## job 9184
==> flow/design.v (excerpt) <==
module fpga3(
    input [3:0] SW,
    input rot_A, input rot_B, input rot_dwn,
    input BTN0, input BTN1, input BTN2,
    input reset, input clk,
    output [7:0] LED,
	 output R, output G, output B,
	 output h_sync, output v_sync
    );
reg[10:0] H_scan,V_scan;
wire H_on , V_on;
wire[10:0] X_pix , Y_pix;
reg RR , GG , BB;
reg[2:0] pattn;
reg[3:0] rot_indx;
reg[19:0] debcnt;
reg scal2;
wire scal1,scal_change;
reg[2:0] pattn_scal;
reg dett_A,dett_B,deb_A,deb_B,deb_AA;
wire[10:0] RAD;
reg[10:0] X_cntr;
wire R210,R220,R230,R240,R250,R212,R214,R216 ;
wire G210,G220,G230,G240,G250,G212,G214,G216;
wire B210,B220,B230,B240,B250,B212,B214,B216;
always@(posedge reset or posedge clk)
	if(reset)
		H_scan<= 11'h000;
	else if(H_scan== 11'd1040)
		H_scan<= 11'h001;
	else
		H_scan<= H_scan+11'h001; 
always@(posedge reset or posedge clk)
	if(reset)
		V_scan<= 11'h000;
	else if(V_scan== 11'd666 && H_scan== 11'd1040 )
		V_scan<= 11'h001;
  ...
Size: roughly 5,200 cells after synthesis, roughly 58 flip-flops, ~43,000 sq um of cells after synthesis.
make LEC_CHECK=0 ABC_AREA=0 CAP_MARGIN=20 CORE_ASPECT_RATIO=1.73 CORE_MARGIN=2 CORE_UTILIZATION=72 CTS_CLUSTER_SIZE=72 HOLD_SLACK_MARGIN=0.29 PLACE_DENSITY_LB_ADDON=0.01 SETUP_SLACK_MARGIN=3.65 SLEW_MARGIN=20 finish   # period 12.4 ns
run.sh (not shown) runs the stock make flow with config.mk's settings and CLKGATE_MAP_FILE=.
Although it ran to completion, job 9184 produced a layout that fails the final checks because of negative setup slack.
Changes in job 2273 relative to job 9184:
Settings: ABC_AREA removed (was 0); HOLD_SLACK_MARGIN removed (was 0.29); CTS_CLUSTER_SIZE changed from 72 to 50; CORE_ASPECT_RATIO removed (was 1.73).
Results
- Finished, but not clean: job 2273, with negative setup slack.
- Job 2273 vs job 9184, total half-perimeter wirelength after legalization and detailed placement went down by 10 mm.
- Summary — total placed cells including tap cells, job 2273 relative to job 9184: lower, by 39.
- Looking only at worst setup slack, and setting everything else aside, the higher value of job 9184 and job 2273 goes to job 2273.
- Higher met1 track demand over resource in global routing among job 9184 and job 2273: job 2273
- Across both runs, non-clock buffer area fraction after layout was lower for job 2273 than for job 9184.
- Compare job 9184 and job 2273 | global-route wire length before repair lower: job 2273
- Summary of job 2273 over job 9184: via count of the first global-routing pass dropped 3,328; standard cell core area was more or less identical.
diff inputs: job 2273 => job 3298
Settings: setting ABC_AREA to 1 for the first time; setting CTS_CLUSTER_DIAMETER to 233 for the first time; removing PLACE_DENSITY_LB_ADDON (formerly 0.01); removing SETUP_SLACK_MARGIN (formerly 3.65); removing CTS_CLUSTER_SIZE (formerly 50); changing the clock period (ns, I/O delays scaled along) from 12.4 to 34.1.
Findings:
- Buffer share of cell area: job 3298 < job 2273
- Diff job 2273 -> job 3298 | routed wire length | decrease of 6.6%
- Die span in x went up slightly going from job 2273 to job 3298.
- [compare] base=job 2273 new=job 3298: non-clock buffer count moved down; growth of design area from synthesis to finish shrank by 11 points; number of H-tree levels neither gained nor lost much; met2 layer usage reported by global route went down; design area went down by about 6%.
- | clock-cell share of area | job 3298 vs job 2273 | ≈ equal |
- Post-route setup TNS delta for job 3298 relative to job 2273: 19.83 ns higher
- Job 3298 went all the way through the flow, and no timing, DRC or antenna check failed.


Setup of build 51:
Starting RTL as in the previous note.
export LEC_CHECK = 0
export ABC_AREA = 1
export CAP_MARGIN = 5
export CORE_ASPECT_RATIO = 0.9
export CORE_MARGIN = 2
export CORE_UTILIZATION = 72
export CTS_CLUSTER_DIAMETER = 233
export MAX_ROUTING_LAYER = met4
export PLACE_DENSITY = 0.63
export SETUP_SLACK_MARGIN = 2.23
export SLEW_MARGIN = 20
export TNS_END_PERCENT = 40
create_clock -name core_clock -period 26.9 [get_ports {clk}]
In build 51 the implementation ran to completion but is not tape-out ready, as the final checks report setup timing.
#### Input delta (build 30 over build 51)
Settings: CORE_ASPECT_RATIO: 0.9 -> 0.91; CTS_CLUSTER_DIAMETER: 233 -> 147; TNS_END_PERCENT: 40 -> unset; MAX_ROUTING_LAYER: met4 -> unset; CAP_MARGIN: 5 -> 20; PLACE_DENSITY: 0.63 -> 0.36; SETUP_SLACK_MARGIN: 2.23 -> 2.27.
==> comparison <==
Build 30 -> stages 100% | layout checks FAIL | setup timing
[build 30 vs build 51] accumulated negative setup slack: lower in build 30
Relative to build 51, the core area of build 30 is lower by 320 um^2.
Cell count: build 30 higher than build 51
Build 30 against build 51: horizontal die dimension decreased about 0.54%, required time of the worst setup path level, routed wire length on met2 saw an increase.
From build 51 to build 30, total of max-cap violations did not move at all.
### build 30 -> build 95
Settings: putting GPL_TIMING_DRIVEN at 1 where nothing was set; putting MAX_ROUTING_LAYER at met4 where nothing was set; swapping 0.91 for 0.92 in CORE_ASPECT_RATIO; swapping 0.36 for 0.61 in PLACE_DENSITY; putting CTS_CLUSTER_SIZE at 100 where nothing was set; putting CELL_PAD_IN_SITES_GLOBAL_PLACEMENT at 0 where nothing was set; putting TNS_END_PERCENT at 35 where nothing was set; swapping 2.27 for 2.31 in SETUP_SLACK_MARGIN; swapping 147 for 211 in CTS_CLUSTER_DIAMETER.
## What came out
Build 95 ran in full, but the layout does not pass; the checks complain about setup timing.
Diff build 95 and build 30: effective utilization at floorplan lower in build 95
Re number of vias after detailed routing: build 95 and build 30 aren't equal, and the higher value belongs to build 95.
Summary of build 95 over build 30: relative slew slack has decreased; cell row count has increased; global-route total usage across every layer has increased; number of H-tree branching levels has remained practically unchanged.
When the final numbers for build 95 and build 30 were put side by side, the critical path depth in cells turned out to be greater in build 30.
In the reports for build 95 and build 30, the larger wire length of the first global-routing pass belongs to build 95.
Register-to-register slack was lower in build 95 than in build 30.
Edits applied to the flow inputs when going from build 95 to build 23:
Settings: clearing SETUP_SLACK_MARGIN, which used to be 2.31; clearing MAX_ROUTING_LAYER, which used to be met4; clearing CTS_CLUSTER_DIAMETER, which used to be 211; clearing CTS_CLUSTER_SIZE, which used to be 100; clearing PLACE_DENSITY, which used to be 0.61; clearing TNS_END_PERCENT, which used to be 35; clearing GPL_TIMING_DRIVEN, which used to be 1; clearing CORE_ASPECT_RATIO, which used to be 0.92; clearing CELL_PAD_IN_SITES_GLOBAL_PLACEMENT, which used to be 0; swapping 26.9 for 61.7 in the clock period (ns, I/O delays scaled along).
Results
- Build 23: done, clean on timing, DRC and antenna
- Total core area: build 23 better than build 95
- Build 23 vs build 95, topmost layer with routed signal wires: met5 vs met4
- Number of well taps: build 95 and build 23 compared, higher one is build 95
- In build 23 relative to build 95, summed area of non-filler cells in the final layout had gone down by a few percent.
- Hold buffer count at cts came out exactly the same in build 95 and build 23.
- Delta (build 23 minus build 95): HPWL reported at the end of detailed placement down 4.7%; die area was more or less identical; met1 routing resource usage after global routing roughly the same; initial core utilization increased by 0.45 points relative to the old numbers.


== job 5968 ==
fpga3 again, from the RTL that the note above started with.
Design fpga3, start of the top module:
module fpga3(
    input [3:0] SW,
    input rot_A, input rot_B, input rot_dwn,
    input BTN0, input BTN1, input BTN2,
    input reset, input clk,
    output [7:0] LED,
	 output R, output G, output B,
	 output h_sync, output v_sync
    );
export LEC_CHECK = 0
export ABC_AREA = 1
export CAP_MARGIN = 20
export CORE_MARGIN = 2
export CORE_UTILIZATION = 72
export CTS_CLUSTER_DIAMETER = 297
export CTS_CLUSTER_SIZE = 95
export PLACE_DENSITY = 0.43
export SLEW_MARGIN = 20
export TNS_END_PERCENT = 10
create_clock -name core_clock -period 29.2 [get_ports {clk}]
The final report for job 5968 shows a completed flow and a layout that fails verification, specifically setup timing.
diff inputs: job 5968 => job 988
Settings: CORE_UTILIZATION now 40, was 72; TNS_END_PERCENT no longer set, was 10; CTS_CLUSTER_DIAMETER no longer set, was 297; ABC_AREA no longer set, was 1; CTS_CLUSTER_SIZE no longer set, was 95; PLACE_DENSITY no longer set, was 0.43; the clock period (ns, I/O delays scaled along) now 48.5, was 29.2.
--- outcome ---
- Of job 5968 and job 988, just one finished clean: job 988.
- From the logs: job 5968 reached the end of the flow and failed the layout checks with setup timing.
- Yosys chip area (job 988 vs. job 5968) decreases by a few percent
- Of job 988 and job 5968, job 988 shows the higher post-placement worst setup slack, with job 5968 below it.
- Taking job 5968 as the reference, in job 988 area fraction in and, or, nand and nor cells after synthesis now sits lower; via count of the first global-routing pass shrank by 16%.
The following lists how job 3843 was set up differently from job 988:
Settings: ABC_AREA: unset -> 1; PLACE_DENSITY_LB_ADDON: unset -> 0.08; CORE_UTILIZATION: 40 -> 72; the clock period (ns, I/O delays scaled along): 48.5 -> 26.9.
### Flow results
Complete run, failing final checks: job 3843, reason setup timing.
All-layer global routing usage: job 3843 vs job 988 up 21 points
Going from job 988 to job 3843, the final routed wirelength across all metal layers was found to have gone up by about 14%.
The number of global-route vias before repair reported for job 3843 is greater than that of job 988 by 20%.
The number of buffers inserted to repair setup after CTS in job 3843 sits 18 above the value recorded for job 988.


== zinc ==
fpga3 again, from the RTL that the note above started with.
==> flow/design.v (excerpt) <==
module fpga3(
    input [3:0] SW,
    input rot_A, input rot_B, input rot_dwn,
    input BTN0, input BTN1, input BTN2,
    input reset, input clk,
    output [7:0] LED,
	 output R, output G, output B,
	 output h_sync, output v_sync
    );
==> flow/config.mk <==
export PLATFORM = sky130hd
export DESIGN_NAME = fpga3
export DESIGN_NICKNAME = fpga3
export VERILOG_FILES = /design/flow/design.v
export SDC_FILE = /design/flow/constraint.sdc
export NUM_CORES = 4
export LEC_CHECK = 0
export ABC_AREA = 1
export CAP_MARGIN = 20
export CORE_ASPECT_RATIO = 0.5
export CORE_MARGIN = 2
export CORE_UTILIZATION = 72
export CTS_CLUSTER_DIAMETER = 396
export CTS_CLUSTER_SIZE = 95
export PLACE_DENSITY = 0.43
export SETUP_SLACK_MARGIN = 5.0
export SLEW_MARGIN = 20
export TNS_END_PERCENT = 10
==> flow/constraint.sdc <==
create_clock -name core_clock -period 29.2 [get_ports {clk}]
set_input_delay 5.8400 -clock core_clock [delete_from_list [all_inputs] [get_ports {clk}]]
set_output_delay 5.8400 -clock core_clock [all_outputs]
set_load 0.01 [all_outputs]
zinc finished every stage; the final checks, however, were not passed, the failures being negative setup slack.
Here is what was changed in the inputs of tundra compared with zinc.
Settings: changing CTS_CLUSTER_DIAMETER from 396 to 147; removing CTS_CLUSTER_SIZE (formerly 95); removing TNS_END_PERCENT (formerly 10); removing CORE_ASPECT_RATIO (formerly 0.5); changing PLACE_DENSITY from 0.43 to 0.36; changing the clock period (ns, I/O delays scaled along) from 29.2 to 26.9.
==> results <==
- tundra: flow complete, layout not clean; failing: negative setup slack
- Comparing tundra and zinc, the higher register-to-register setup slack is on zinc.
- When tundra is set beside zinc, its fraction of the core area covered by cells at the end of the flow turns out to be 1.4 points larger.
- Compared with zinc, tundra shows total wire length after detailed routing that has gone down by a few percent.
### tundra -> pepper
Settings: MAX_ROUTING_LAYER: unset -> met4; CAP_MARGIN: 20 -> 5; SETUP_SLACK_MARGIN: 5.0 -> 3.13; CORE_ASPECT_RATIO: unset -> 0.9; CTS_CLUSTER_DIAMETER: 147 -> 233; PLACE_DENSITY: 0.36 -> 0.63.
Results
On combined buffer and inverter count along the critical path: pepper sits above tundra.
| cell area after layout | tundra vs pepper | ≈ equal |
The post-cts gate resize count reported for pepper is smaller than that of tundra by 1.
Diff tundra -> pepper: via count now larger; count of inserted antenna diode cells picked up an extra 3.
Nothing crashed in pepper and all stages finished; the problem is that the final layout failed, the offending checks being negative setup slack.
For yarrow, these inputs were changed with respect to pepper:
Settings: CTS_CLUSTER_SIZE newly set to 50; CTS_CLUSTER_DIAMETER changed from 233 to 211; TNS_END_PERCENT newly set to 35; CAP_MARGIN changed from 5 to 20; CORE_ASPECT_RATIO changed from 0.9 to 0.92; SETUP_SLACK_MARGIN changed from 3.13 to 2.31; PLACE_DENSITY changed from 0.63 to 0.35; GPL_TIMING_DRIVEN newly set to 1; CELL_PAD_IN_SITES_GLOBAL_PLACEMENT newly set to 0.
Findings:
- yarrow ran in full, but the layout does not pass; the checks complain about negative setup slack.
- Synthesis-to-finish area growth in yarrow is 1.3 points higher than in pepper
- Sequential cell area share essentially unchanged between yarrow and pepper.
- yarrow ends up with a final estimated routing congestion in global placement that is 0.43% higher than in pepper.
- Against pepper, slack of the worst reg-to-reg path in yarrow came out worse.
- Summary — non-clock buffer count, yarrow relative to pepper: higher, by about 13%.
- Looking at global-route usage, yarrow sits below pepper.
- Number of global-route vias before repair for yarrow: 207 up relative to pepper
## Diff of input files: nickel against yarrow
Settings: MAX_ROUTING_LAYER removed (was met4); GPL_TIMING_DRIVEN removed (was 1); CTS_CLUSTER_SIZE removed (was 50); CELL_PAD_IN_SITES_GLOBAL_PLACEMENT removed (was 0); CTS_CLUSTER_DIAMETER changed from 211 to 147; SETUP_SLACK_MARGIN changed from 2.31 to 2.38; TNS_END_PERCENT removed (was 35); CORE_ASPECT_RATIO changed from 0.92 to 0.9; PLACE_DENSITY changed from 0.35 to 0.36.
--- outcome ---
- nickel against yarrow: total global-route track usage has decreased, sequential share of layout area held, met2 demand-to-capacity share in global routing moved down, core utilization shrank by 1.1 points.
- nickel finished every stage; the final checks, however, were not passed, the failures being negative setup slack.
What quartz does differently from nickel at the input level:
Settings: CORE_ASPECT_RATIO now 0.92, was 0.9; CELL_PAD_IN_SITES_GLOBAL_PLACEMENT now 0, previously not set; MAX_ROUTING_LAYER now met4, previously not set; SETUP_SLACK_MARGIN now 2.31, was 2.38; PLACE_DENSITY_LB_ADDON now 0.06, previously not set; HOLD_SLACK_MARGIN now 0.29, previously not set; TNS_END_PERCENT now 35, previously not set; PLACE_DENSITY no longer set, was 0.36; GPL_TIMING_DRIVEN now 1, previously not set; CTS_CLUSTER_DIAMETER now 211, was 147; CTS_CLUSTER_SIZE now 100, previously not set.
The register fraction of the total cell area on quartz is in line with that on nickel. Across both runs, number of rows in the core area was higher for quartz than for nickel. Cmp quartz and nickel / horizontal die size / higher: nickel. quartz: flow complete, layout not clean; failing: negative setup slack. For nickel, the capturing instance or port of the critical path was G, unlike quartz, where it was R. Against nickel, the final cell area of quartz is higher.
